## run A
==> flow/design.v <==
`timescale 1ps/1ps
module LASER (
	input CLK,
	input RST,
	input [3:0] X,
	input [3:0] Y,
	output reg [3:0] C1X,
	output reg [3:0] C1Y,
	output reg [3:0] C2X,
	output reg [3:0] C2Y,
	output DONE
);
parameter State_Data_Read									= 0,
					State_Calculate_Cover 					= 1,
					State_Next_Circle 							= 2,
					State_Refresh_Max_Cover_Circle	= 3,
					State_Data_Out 									= 4;
reg [2:0] State;
reg [3:0] DATA [39:0][1:0];  
reg [3:0] CNT_X,CNT_Y;
reg [5:0] CNT;
reg [2:0] STEP_CNT;
reg [6:0] ITER;  
reg [8:0] Calculate_REG;
reg [3:0] Distance1,Distance2,Distance3,Distance4;
reg S;
wire [3:0] Set_Circle [1:0];
reg [5:0] Max_Cover,Cover;
reg [3:0] Max_Cover_X,Max_Cover_Y;
reg inC1,inC2;
reg [7:0] sqrd1,sqrd2,sqrd3,sqrd4;
assign Set_Circle[0] = S ? C1X:C2X;
assign Set_Circle[1] = S ? C1Y:C2Y;
assign DONE = State== State_Data_Out ? 1'b1:1'b0;
always@(posedge CLK or posedge RST)begin
	if(RST)begin
		State <= State_Data_Read;	
		S<=0;
		{CNT_Y,CNT_X} <= 0;
		CNT <= 0;
		STEP_CNT <= 0;
		ITER <= 0;
		{Cover,Max_Cover} <= 0;
		{C1X,C1Y,C2X,C2Y} <= 0;
		{Max_Cover_Y,Max_Cover_X} <= 0; 
	end
	else begin
		case(State)
			State_Data_Read								:begin
				if(CNT>=39) begin
					State <= State_Calculate_Cover;
					CNT <= 0;
				end
				else CNT <= CNT+1;
				DATA[CNT][0] <= X;
				DATA[CNT][1] <= Y;
			end
			State_Calculate_Cover 				:begin  
				if(CNT>=39)begin
					State <= State_Next_Circle;
					CNT <= 0;
				end
				else begin
					CNT <= CNT+1;
				end
				if(inC1||inC2)begin
					Cover <= Cover+1;
				end
			end
			State_Next_Circle 						:begin  
				if(Cover>=Max_Cover)begin
					Max_Cover <= Cover;
					Max_Cover_Y <= CNT_Y;
					Max_Cover_X <= CNT_X;
				end
				if(Cover<=3)begin
					if(CNT_Y==15 && (CNT_X+10)>15)begin
						State <= State_Refresh_Max_Cover_Circle;
						CNT_Y <= 0;
						CNT_X <= 0;
					end
					else if((CNT_X+10)>15)begin
						CNT_Y <= CNT_Y+1;
						CNT_X <= 0;
						State <= State_Calculate_Cover;
					end
					else begin
						CNT_X <= CNT_X+10;
						State <= State_Calculate_Cover;
					end
				end
				else if(Cover<=10)begin
					if(CNT_Y==15 && (CNT_X+7)>15)begin
						State <= State_Refresh_Max_Cover_Circle;
						CNT_Y <= 0;
						CNT_X <= 0;
					end
					else if((CNT_X+7)>15)begin
						CNT_Y <= CNT_Y+1;
						CNT_X <= 0;
						State <= State_Calculate_Cover;
					end
					else begin
						CNT_X <= CNT_X+7;
						State <= State_Calculate_Cover;
					end
				end
				else if(Cover<=20)begin
					if(CNT_Y==15 && (CNT_X+3)>15)begin
						State <= State_Refresh_Max_Cover_Circle;
						CNT_Y <= 0;
						CNT_X <= 0;
					end
					else if((CNT_X+3)>15)begin
						CNT_Y <= CNT_Y+1;
						CNT_X <= 0;
						State <= State_Calculate_Cover;
					end
					else begin
						CNT_X <= CNT_X+3;
						State <= State_Calculate_Cover;
					end
				end
				else begin
					{CNT_Y,CNT_X}<= &{CNT_Y,CNT_X} ? 0:{CNT_Y,CNT_X}+1 ;
					State <= &{CNT_Y,CNT_X} ? State_Refresh_Max_Cover_Circle : State_Calculate_Cover;
				end
				Cover<=0;
			end
			State_Refresh_Max_Cover_Circle 	:begin 
				if(  (S&&{Max_Cover_Y,Max_Cover_X}=={C2Y,C2X}) ||
				 			(~S&&{Max_Cover_Y,Max_Cover_X}=={C1Y,C1X}) || (&ITER) ) State <= State_Data_Out;
				else begin 
					if(S) {C2Y,C2X} <= {Max_Cover_Y,Max_Cover_X};
					else {C1Y,C1X} <= {Max_Cover_Y,Max_Cover_X};
					State <= State_Calculate_Cover ; 
				end
				{CNT_Y,CNT_X} <= 0;
				CNT <= 0;
				STEP_CNT <= 0;
				ITER <= ITER+1;
				Cover<=0;
				S <= ~S;
			end
			State_Data_Out 								:begin 
				State <= State_Data_Read;	
				{CNT_Y,CNT_X} <= 0;
				S <= 0;
				CNT <= 0;
				STEP_CNT <= 0;
				ITER <= 0;
				{Cover,Max_Cover} <= 0;
				{C1X,C1Y,C2X,C2Y} <= 0;
				{Max_Cover_Y,Max_Cover_X} <= 0; 
			end
		endcase
	end
end
always@(*)begin
	if(State==State_Calculate_Cover)begin
		Distance1 = (CNT_X>DATA[CNT][0]) ? (CNT_X-DATA[CNT][0]):(DATA[CNT][0]-CNT_X);
		Distance2 = (CNT_Y>DATA[CNT][1]) ? (CNT_Y-DATA[CNT][1]):(DATA[CNT][1]-CNT_Y);	
		sqrd1 = Distance1*Distance1;
		sqrd2 = Distance2*Distance2;
		if( (sqrd1+sqrd2)<=16) inC1 = 1;
		else inC1 = 0;
		Distance3 = (Set_Circle[0]>DATA[CNT][0]) ? (Set_Circle[0]-DATA[CNT][0]):(DATA[CNT][0]-Set_Circle[0]);
		Distance4 = (Set_Circle[1]>DATA[CNT][1]) ? (Set_Circle[1]-DATA[CNT][1]):(DATA[CNT][1]-Set_Circle[1]);
		sqrd4 = Distance3*Distance3;
    sqrd3 = Distance4*Distance4;
		if( (sqrd3+sqrd4)<=16) inC2 = 1;
		else inC2 = 0;
	end
	else {Distance1,Distance2,inC1,inC2} = 0;
end
endmodule
make LEC_CHECK=0 ABC_AREA=1 CAP_MARGIN=20 CELL_PAD_IN_SITES_DETAIL_PLACEMENT=0 CORE_ASPECT_RATIO=0.97 CORE_MARGIN=2 CORE_UTILIZATION=72 CTS_CLUSTER_SIZE=40 MAX_ROUTING_LAYER=met5 SLEW_MARGIN=20 TNS_END_PERCENT=75 finish   # period 13.7 ns
run.sh (not shown) runs the stock make flow with config.mk's settings and CLKGATE_MAP_FILE=.
Relative to run A, the following input files were edited for run B:
Settings: ABC_AREA removed (was 1); MAX_ROUTING_LAYER removed (was met5); TNS_END_PERCENT removed (was 75); CELL_PAD_IN_SITES_DETAIL_PLACEMENT removed (was 0); CORE_UTILIZATION changed from 72 to 70; CORE_ASPECT_RATIO changed from 0.97 to 0.53; CTS_CLUSTER_SIZE changed from 40 to 39; SETUP_SLACK_MARGIN newly set to 1.35; PLACE_DENSITY_LB_ADDON newly set to 0.0; the clock period (ns, I/O delays scaled along) changed from 13.7 to 4.93.
==> comparison <==
The end point of the critical path comes out Cover[5] in one run and Cover[2] in the other, namely in run B and run A respectively. Nothing crashed in run B and all stages finished; the problem is that the final layout failed, the offending checks being setup timing. Run B vs. run A: global-route usage went up by 14 points. After detailed routing, run A needs less wire than run B. The relative contribution of the clock network to total power number comes out higher for run A vs run B. Run B against run A: design area moved up, clock buffer count moved up. Top layer reached by signal wires = met4: run A; top layer reached by signal wires = met5: run B.
What run C does differently from run B at the input level:
Settings: a change of CTS_CLUSTER_SIZE from 39 to 64; a deleted PLACE_DENSITY_LB_ADDON that had been 0.0; a change of CORE_UTILIZATION from 70 to 65; a change of SETUP_SLACK_MARGIN from 1.35 to -0.57; an added CTS_CLUSTER_DIAMETER of 57; a deleted CORE_ASPECT_RATIO that had been 0.53; a change of the clock period (ns, I/O delays scaled along) from 4.93 to 7.18.
Results
Run C finished every stage; the final checks, however, were not passed, the failures being setup timing.
Sequential cell area share up 1.5 points in run C wrt run B
Of run C and run B, run C shows the lower largest incremental delay on the critical path, with run B above it.
For number of buffers between clock root and the deepest sink, run C and run B come out practically identical.
On global-route usage: between run C and run B, it ends up lower for run C.
Run B -> run C: internal portion of total power decreased by more than a quarter
The clock network power share of run C falls short of that of run B by 1.5 points.
Changes observed in run C relative to run B: worst setup slack increased by 2.63 ns relative to the old numbers, die area now larger.
[run C vs run B] number of setup buffers added after CTS: lower in run C
Run B -> run C: core box area increased by a little under 10%
Run C ended up with a lower via count of the first global-routing pass than run B did.
For run D, these inputs were changed with respect to run C:
Settings: changing CTS_CLUSTER_DIAMETER from 57 to 112; setting GPL_ROUTABILITY_DRIVEN to 0 for the first time; setting TNS_END_PERCENT to 95 for the first time; changing CORE_UTILIZATION from 65 to 46; changing SLEW_MARGIN from 20 to 5; removing SETUP_SLACK_MARGIN (formerly -0.57); removing CTS_CLUSTER_SIZE (formerly 64); setting ABC_AREA to 0 for the first time; changing CAP_MARGIN from 20 to 30; changing the clock period (ns, I/O delays scaled along) from 7.18 to 6.84.
Results
No crash in run D: every stage finished, but the layout fails its final checks due to setup timing. In run C the implementation completed, yet the final layout does not meet the checks, the culprit being setup timing. Going from run C to run D, setup slack of the most critical reg-to-reg path -0.19 ns, core utilization decreased 21 points, via count of the first global-routing pass shows no meaningful change, count of buffer and inverter cells on the critical path went up, final standard cell count with taps included and fillers excluded shows an increase of 10%. Wire length after detailed routing on run D is behind run C. Run D ended up with Cover[4] as its capture point of the worst path; run C ended up with Cover[5].
Relative to run D, the following input files were edited for run E:
Settings: setting SETUP_SLACK_MARGIN to 1.41 for the first time; changing CAP_MARGIN from 30 to 20; changing SLEW_MARGIN from 5 to 20; setting CORE_ASPECT_RATIO to 0.5 for the first time; setting CTS_CLUSTER_SIZE to 27 for the first time; removing TNS_END_PERCENT (formerly 95); removing ABC_AREA (formerly 0); removing GPL_ROUTABILITY_DRIVEN (formerly 0); removing CTS_CLUSTER_DIAMETER (formerly 112); changing CORE_UTILIZATION from 46 to 68; setting PLACE_DENSITY_LB_ADDON to 0.0 for the first time; changing the clock period (ns, I/O delays scaled along) from 6.84 to 4.88.
==> comparison <==
Nothing crashed in run D and all stages finished; the problem is that the final layout failed, the offending checks being setup timing. In run E the implementation ran to completion but is not tape-out ready, as the final checks report setup timing. Between run E and run D, it is run E whose final cycle utilization of the critical path is higher, by 62 points. Relative to run D, via count has increased by about 17% in run E. On total area of multi-input combinational cells, run D and run E are basically level. Higher number of buffers inserted to repair setup after CTS was reported by run E, not run D. Compared with run D, run E shows met3 routed wirelength higher by about 180%. Sequential share of layout area: run E > run D.
Setup changes, run E to run F
Settings: a deleted PLACE_DENSITY_LB_ADDON that had been 0.0; a deleted SETUP_SLACK_MARGIN that had been 1.41; a change of CORE_UTILIZATION from 68 to 59; a deleted CTS_CLUSTER_SIZE that had been 27; a deleted CORE_ASPECT_RATIO that had been 0.5; a change of the clock period (ns, I/O delays scaled along) from 4.88 to 8.78.
### Flow results
- Status for run E and run F: clean finish in run F only
- Number of cells on the critical path ended up 2.9% higher on run F than on run E.
- Run F ends up with higher headroom to the max-slew limit than run E does.
- Higher aggregate routed wire length was reported by run E, not run F.
- Total routed wire length on the met1 layer in run F is about 5% lower than in run E

* * *

build 39:
Starts from the design.v that is shown in full above.
==> flow/config.mk <==
export PLATFORM = sky130hd
export DESIGN_NAME = LASER
export DESIGN_NICKNAME = LASER
export VERILOG_FILES = /design/flow/design.v
export SDC_FILE = /design/flow/constraint.sdc
export NUM_CORES = 4
export LEC_CHECK = 0
export CAP_MARGIN = 20
export CORE_MARGIN = 2
export CORE_UTILIZATION = 72
export CTS_CLUSTER_SIZE = 27
export PLACE_DENSITY_LB_ADDON = 0.0
export SETUP_SLACK_MARGIN = 0.62
export SLEW_MARGIN = 20
==> flow/constraint.sdc <==
create_clock -name core_clock -period 8.09 [get_ports {CLK}]
set_input_delay 1.6180 -clock core_clock [delete_from_list [all_inputs] [get_ports {CLK}]]
set_output_delay 1.6180 -clock core_clock [all_outputs]
set_load 0.01 [all_outputs]
Although build 39 finished all stages, its layout failed final checks on setup timing.
The inputs of build 59 differ from those of build 39 as listed below.
- ABC_AREA: unset -> 1
- SETUP_SLACK_MARGIN: 0.62 -> unset
- CTS_CLUSTER_SIZE: 27 -> unset
- CORE_UTILIZATION: 72 -> 46
- TNS_END_PERCENT: unset -> 95
- SLEW_MARGIN: 20 -> 5
- PLACE_DENSITY_LB_ADDON: 0.0 -> unset
- CAP_MARGIN: 20 -> 30
- the clock period (ns, I/O delays scaled along): 8.09 -> 6.84
Results
None of the runs build 59 and build 39 ends with a clean layout. Ran to the end and failed final checks on setup timing: build 59. Status build 39: flow complete, layout not clean - setup timing. | multi-input combinational gate total | lower: build 39 |. Side by side, total wirelength of the detailed-routed design turned out lower in build 59 than in build 39. Across both runs, non-clock buffer count was higher for build 59 than for build 39. Looking at worst setup slack, build 59 sits 0.37 ns above build 39.
Input changes introduced in build 55 (baseline for comparison: build 59):
- swapping 5 for 20 in SLEW_MARGIN
- swapping 46 for 56 in CORE_UTILIZATION
- swapping 30 for 20 in CAP_MARGIN
- clearing TNS_END_PERCENT, which used to be 95
- clearing ABC_AREA, which used to be 1
- swapping 6.84 for 4.99 in the clock period (ns, I/O delays scaled along)
Notes after the runs:
FAIL for each of build 55 and build 59
Build 55 had finished all stages when the layout checks came back failing, citing setup timing.
[build 59] flow finished | final checks: failed | reasons: setup timing
Build 55 vs build 59 — total power rose 1800 uW.
Build 59 -> build 55: via count decreased by more than 10%
Weighted congestion at the end of routability-driven global placement, build 55 and build 59: smaller value in build 59
Build 55 can be clocked slower than build 59.
Going from build 59 to build 55, count of non-CTS inverters in the layout shows a reduction of 139; summed standard-cell area reported by yosys went down; net count reported at finish now sits lower.
The lower post-detailed-placement cell area came out of build 55.
Going from build 59 to build 55, the wire length was found to have gone down by 6.2%.
Lower setup slack goes to build 55 over build 59.
The top metal layer carrying routed signals comes out met4 in one run and met5 in the other, namely in build 55 and build 59 respectively.
The inputs of build 97 differ from those of build 55 as listed below.
- swapping 56 for 72 in CORE_UTILIZATION
- putting SETUP_SLACK_MARGIN at 0.97 where nothing was set
- putting CTS_CLUSTER_DIAMETER at 58 where nothing was set
- putting PLACE_DENSITY_LB_ADDON at 0.0 where nothing was set
- putting CTS_CLUSTER_SIZE at 35 where nothing was set
- swapping 4.99 for 7.62 in the clock period (ns, I/O delays scaled along)
--- outcome ---
- Layout checks on build 97: not met. Flow itself completed; violations: setup timing.
- Build 97 against build 55: proportion of total power due to net switching now larger; count of pins on the block boundary stayed essentially flat; area of all sequential standard cells was more or less identical.
- Number of buffers inserted during clock tree synthesis went down by more than a quarter going from build 55 to build 97.

* * *

// LASER: RTL as listed in full above, without the edits since
==> flow/config.mk <==
export PLATFORM = sky130hd
export DESIGN_NAME = LASER
export DESIGN_NICKNAME = LASER
export VERILOG_FILES = /design/flow/design.v
export SDC_FILE = /design/flow/constraint.sdc
export NUM_CORES = 4
export LEC_CHECK = 0
export CAP_MARGIN = 20
export CORE_MARGIN = 2
export CORE_UTILIZATION = 64
export SETUP_SLACK_MARGIN = 1.7
export SLEW_MARGIN = 20
==> flow/constraint.sdc <==
create_clock -name core_clock -period 6.3 [get_ports {CLK}]
set_input_delay 1.2600 -clock core_clock [delete_from_list [all_inputs] [get_ports {CLK}]]
set_output_delay 1.2600 -clock core_clock [all_outputs]
set_load 0.01 [all_outputs]
The baseline produced a layout that fails on setup timing.
Change:
Settings changed: ABC_AREA set to 0, CELL_PAD_IN_SITES_DETAIL_PLACEMENT set to 0, CORE_UTILIZATION 64 to 72, CTS_CLUSTER_SIZE set to 40, MAX_ROUTING_LAYER set to met5, PLACE_DENSITY_LB_ADDON set to 0.0, SETUP_SLACK_MARGIN 1.7 to 0.78.
Clock period 6.3 ns to 8.25 ns, I/O delays scaled along.
The new run ran to the end with violations: setup timing.
Worst setup slack is better by 1.9 ns.
Total power goes down by 24%.
Die size goes down by 11%.
Global-route usage goes up by 7.2 points.
Design area goes down by 3.5%.
Clock skew goes up by 0.0056 ns.
Change:
Settings changed: ABC_AREA 0 to unset, CELL_PAD_IN_SITES_DETAIL_PLACEMENT 0 to unset, CORE_UTILIZATION 72 to 40, CTS_CLUSTER_SIZE 40 to unset, MAX_ROUTING_LAYER met5 to unset, PLACE_DENSITY_LB_ADDON 0.0 to unset, SETUP_SLACK_MARGIN 0.78 to 2.52.
Clock period 8.25 ns to 8.78 ns, I/O delays scaled along.
This time the run went through all stages and came out clean.
Sequential power goes down by about 6%.
Clock skew is lower by 0.017 ns.
Worst hold slack loses 0.0074 ns.
Wire length went down by 6.1%.
Sequential share of layout area hardly moves.
Final cell count went up by 10%.
Cell area hardly moves.
Maximum frequency came out higher by 1.7%.
Change:
Settings changed: CORE_UTILIZATION 40 to 69, CTS_CLUSTER_SIZE set to 27, PLACE_DENSITY_LB_ADDON set to 0.0, SETUP_SLACK_MARGIN 2.52 to 1.41.
Clock period 8.78 ns to 5.2 ns, I/O delays scaled along.
Result: This time the run finished but fails on setup timing. Sequential share of layout area fell by 1.3 points. Clock skew increases by 0.0073 ns. Setup slack is worse by 3.7 ns. Combinational power goes up by 71%. Register-to-register slack is worse by 3.7 ns. First-iteration DRC count grows by 58%. Hold slack is about the same. Total power rose by 66%. Critical path depth is unchanged. Via count rises by 10%.
Change:
Settings changed: CORE_UTILIZATION 69 to 57, CTS_CLUSTER_SIZE 27 to unset, PLACE_DENSITY_LB_ADDON 0.0 to unset, SETUP_SLACK_MARGIN 1.41 to 1.86.
Clock period 5.2 ns to 6.53 ns, I/O delays scaled along.
The changed run produced a layout that fails on setup timing.
Flip-flop count is unchanged.
Routed wire length shrinks by a few percent.
Worst setup slack improves by 1.5 ns.
Critical path depth shrinks by 1.
Utilization shrinks by 13 points.
Power and IR drop assume default switching activity.
